==> umber <==
Design ieee754multiplier, start of the top module:
module ieee754multiplier (
    input logic clk, rst_n,
    input logic [31:0] a_i,
    input logic [31:0] b_i,
    input logic start_i,
    output logic done_o,
    output logic nan_o,
    output logic inifinit_o,
    output logic overflow_o,
    output logic underflow_o,
    output logic [31:0] product_o
);
Settings: LEC_CHECK=0, ABC_AREA=1, CAP_MARGIN=5, CORE_MARGIN=2, CORE_UTILIZATION=72, CTS_CLUSTER_SIZE=10, PLACE_DENSITY_LB_ADDON=0.0, SETUP_SLACK_MARGIN=1.89, SLEW_MARGIN=20, TNS_END_PERCENT=10; clock period 6.32 ns.
run.sh (not shown) runs the stock make flow with config.mk's settings and CLKGATE_MAP_FILE=.
==> harbor: changes against umber <==
CAP_MARGIN = 20   (was 5)
CTS_CLUSTER_DIAMETER = 372   (was unset)
CTS_CLUSTER_SIZE = 100   (was 10)
PLACE_DENSITY = 0.39   (was unset)
PLACE_DENSITY_LB_ADDON = unset   (was 0.0)
SETUP_SLACK_MARGIN = 0.53   (was 1.89)
TNS_END_PERCENT = unset   (was 10)
==> flow/constraint.sdc (replaced) <==
create_clock -name core_clock -period 4.88 [get_ports {clk}]
set_input_delay 0.9760 -clock core_clock [delete_from_list [all_inputs] [get_ports {clk}]]
set_output_delay 0.9760 -clock core_clock [all_outputs]
set_load 0.01 [all_outputs]
==> delta: changes against umber <==
ABC_AREA = unset   (was 1)
CAP_MARGIN = 20   (was 5)
CORE_UTILIZATION = 23   (was 72)
CTS_CLUSTER_SIZE = unset   (was 10)
PLACE_DENSITY_LB_ADDON = unset   (was 0.0)
SETUP_SLACK_MARGIN = unset   (was 1.89)
TNS_END_PERCENT = unset   (was 10)
==> flow/constraint.sdc (replaced) <==
create_clock -name core_clock -period 8.35 [get_ports {clk}]
set_input_delay 1.6700 -clock core_clock [delete_from_list [all_inputs] [get_ports {clk}]]
set_output_delay 1.6700 -clock core_clock [all_outputs]
set_load 0.01 [all_outputs]
==> fjord: changes against umber <==
CAP_MARGIN = 20   (was 5)
CORE_UTILIZATION = 65   (was 72)
CTS_CLUSTER_SIZE = 95   (was 10)
PLACE_DENSITY_LB_ADDON = unset   (was 0.0)
SETUP_SLACK_MARGIN = unset   (was 1.89)
TNS_END_PERCENT = unset   (was 10)
==> flow/constraint.sdc (replaced) <==
create_clock -name core_clock -period 3.48 [get_ports {clk}]
set_input_delay 0.6960 -clock core_clock [delete_from_list [all_inputs] [get_ports {clk}]]
set_output_delay 0.6960 -clock core_clock [all_outputs]
set_load 0.01 [all_outputs]
==> results <==
umber did not get past global routing. fjord completed and failed the layout checks on negative setup slack. harbor finished but fails on negative setup slack. delta produced a clean layout. Synthesized area is the same in harbor and fjord. The lowest fmax belongs to delta, the highest to fjord. Synthesized cell count: delta is lower than umber (about 24%). First-iteration DRC count: harbor > fjord > delta.
==> figures <==
Syn_nets: fjord 4298; umber 4298; delta 3426; harbor 4298
Source of the worst hold timing path: fjord -; umber -; delta done_o$_DFFE_PN0P_; harbor done_o$_DFFE_PN0P_
Clock-pin slew on the worst setup and hold paths: fjord 0.07 ns; umber -; delta 0.08 ns; harbor 0.07 ns
Worst Slack Setup Final: fjord -3.01 ns; umber -; delta 0.367 ns; harbor -2.38 ns
Run status: fjord failed layout checks; umber stopped before the end; delta complete, no violations; harbor failed layout checks
Stage where the flow stopped: fjord -; umber global routing; delta -; harbor -
Violated checks: fjord negative setup slack; umber -; delta -; harbor negative setup slack
Sequential cell area in the final layout: fjord 3510 um^2; umber -; delta 3480 um^2; harbor 3520 um^2
Max-slew violation total from the final report: fjord 0; umber -; delta 0; harbor 0
Die extent in y: fjord 206 um; umber 196 um; delta 332 um; harbor 196 um
Dominant cell type by count on the critical path: fjord sky130_fd_sc_hd__nand2_2; umber -; delta sky130_fd_sc_hd__fa_1; harbor -
Placer congestion estimate: fjord 1.03; umber 0.991; delta 0.887; harbor 1.05

* * *

==> v7 <==
ieee754multiplier again, from the RTL that the note above started with.
Settings: LEC_CHECK=0, CAP_MARGIN=40, CELL_PAD_IN_SITES_DETAIL_PLACEMENT=0, CORE_ASPECT_RATIO=0.93, CORE_MARGIN=2, CORE_UTILIZATION=32, CTS_CLUSTER_DIAMETER=308, CTS_CLUSTER_SIZE=98, GPL_TIMING_DRIVEN=1, MAX_ROUTING_LAYER=met5, PLACE_DENSITY=0.48, SETUP_SLACK_MARGIN=-0.93, SLEW_MARGIN=25, TNS_END_PERCENT=25; clock period 9.79 ns.
==> inputs of v33, as changes to v7 <==
==> flow/config.mk (replaced) <==
export PLATFORM = sky130hd
export DESIGN_NAME = ieee754multiplier
export DESIGN_NICKNAME = ieee754multiplier
export VERILOG_FILES = /design/flow/design.v
export SDC_FILE = /design/flow/constraint.sdc
export NUM_CORES = 4
export LEC_CHECK = 0
export CAP_MARGIN = 0
export CORE_MARGIN = 2
export CORE_UTILIZATION = 72
export SETUP_SLACK_MARGIN = 1.85
export SLEW_MARGIN = 20
export TNS_END_PERCENT = 10
==> flow/constraint.sdc (replaced) <==
create_clock -name core_clock -period 6.22 [get_ports {clk}]
set_input_delay 1.2440 -clock core_clock [delete_from_list [all_inputs] [get_ports {clk}]]
set_output_delay 1.2440 -clock core_clock [all_outputs]
set_load 0.01 [all_outputs]
==> inputs of v6, as changes to v7 <==
==> flow/config.mk (replaced) <==
export PLATFORM = sky130hd
export DESIGN_NAME = ieee754multiplier
export DESIGN_NICKNAME = ieee754multiplier
export VERILOG_FILES = /design/flow/design.v
export SDC_FILE = /design/flow/constraint.sdc
export NUM_CORES = 4
export LEC_CHECK = 0
export CAP_MARGIN = 0
export CELL_PAD_IN_SITES_DETAIL_PLACEMENT = 0
export CORE_ASPECT_RATIO = 0.93
export CORE_MARGIN = 2
export CORE_UTILIZATION = 72
export CTS_CLUSTER_DIAMETER = 308
export CTS_CLUSTER_SIZE = 14
export GPL_TIMING_DRIVEN = 1
export MAX_ROUTING_LAYER = met5
export SETUP_SLACK_MARGIN = 3.73
export SLEW_MARGIN = 25
==> flow/constraint.sdc (replaced) <==
create_clock -name core_clock -period 14.2 [get_ports {clk}]
set_input_delay 2.8400 -clock core_clock [delete_from_list [all_inputs] [get_ports {clk}]]
set_output_delay 2.8400 -clock core_clock [all_outputs]
set_load 0.01 [all_outputs]
==> inputs of v16, as changes to v7 <==
==> flow/config.mk (replaced) <==
export PLATFORM = sky130hd
export DESIGN_NAME = ieee754multiplier
export DESIGN_NICKNAME = ieee754multiplier
export VERILOG_FILES = /design/flow/design.v
export SDC_FILE = /design/flow/constraint.sdc
export NUM_CORES = 4
export LEC_CHECK = 0
export CAP_MARGIN = 20
export CORE_MARGIN = 2
export CORE_UTILIZATION = 50
export SLEW_MARGIN = 20
==> flow/constraint.sdc (replaced) <==
create_clock -name core_clock -period 9.0 [get_ports {clk}]
set_input_delay 1.8000 -clock core_clock [delete_from_list [all_inputs] [get_ports {clk}]]
set_output_delay 1.8000 -clock core_clock [all_outputs]
set_load 0.01 [all_outputs]
==> results <==
Crit-path slowest cell: v7 sky130_fd_sc_hd__dfrtp_1; v6 sky130_fd_sc_hd__dfrtp_1; v33 sky130_fd_sc_hd__fa_2; v16 sky130_fd_sc_hd__dfrtp_1
Pre-CTS setup slack: v7 1520 ps; v6 5890 ps; v33 -1060 ps; v16 852 ps
Unrepaired setup endpoints after global routing: v7 no; v6 no; v33 yes; v16 no
Horizontal die dimension: v7 292 µm; v6 196 µm; v33 189 µm; v16 227 µm
# Post-CTS Setup Buffers: v7 0; v6 0; v33 31; v16 0
Number of well taps: v7 1,000; v6 435; v33 448; v16 664
Worst min-delay path startpoint: v7 nan_o; v6 nan_o; v33 done_o; v16 nan_o
Total met2 wirelength after detailed routing: v7 35,300 µm; v6 32,100 µm; v33 34,700 µm; v16 34,000 µm
Global routing met3 resource utilization: v7 2.77%; v6 8.48%; v33 16.1%; v16 4.69%
Combined buffer and inverter count along the critical path: v7 7; v6 8; v33 8; v16 6
Violation tally from detailed-route iteration zero: v7 1,025; v6 1,765; v33 1,972; v16 1,056
Final core occ: v7 36.1%; v6 78.9%; v33 88.3%; v16 55.4%
Overall fraction of global-route tracks in use: v7 19.3%; v6 40.2%; v33 46.3%; v16 28.6%
Top layer reached by signal wires: v7 met4; v6 met5; v33 met5; v16 met5
Core ar.: v7 0.0768 mm²; v6 0.0339 mm²; v33 0.0337 mm²; v16 0.0490 mm²
Global placer's final weighted congestion: v7 0.905; v6 0.965; v33 1.02; v16 0.938
Highest clock frequency the design can meet: v7 120 MHz; v6 117 MHz; v33 140 MHz; v16 122 MHz
Worst hold endpoint: v7 nan_o; v6 nan_o; v33 done_o; v16 nan_o
Die Y-Extent: v7 272 µm; v6 183 µm; v33 189 µm; v16 227 µm
Worst setup margin: v7 1460 ps; v6 5630 ps; v33 -914 ps; v16 803 ps
Outcome: v7 timing/DRC/antenna clean; v6 timing/DRC/antenna clean; v33 failed layout checks; v16 timing/DRC/antenna clean
Violated checks: v7 -; v6 -; v33 setup timing; v16 -
Initial antenna violation count: v7 2; v6 2; v33 2; v16 6
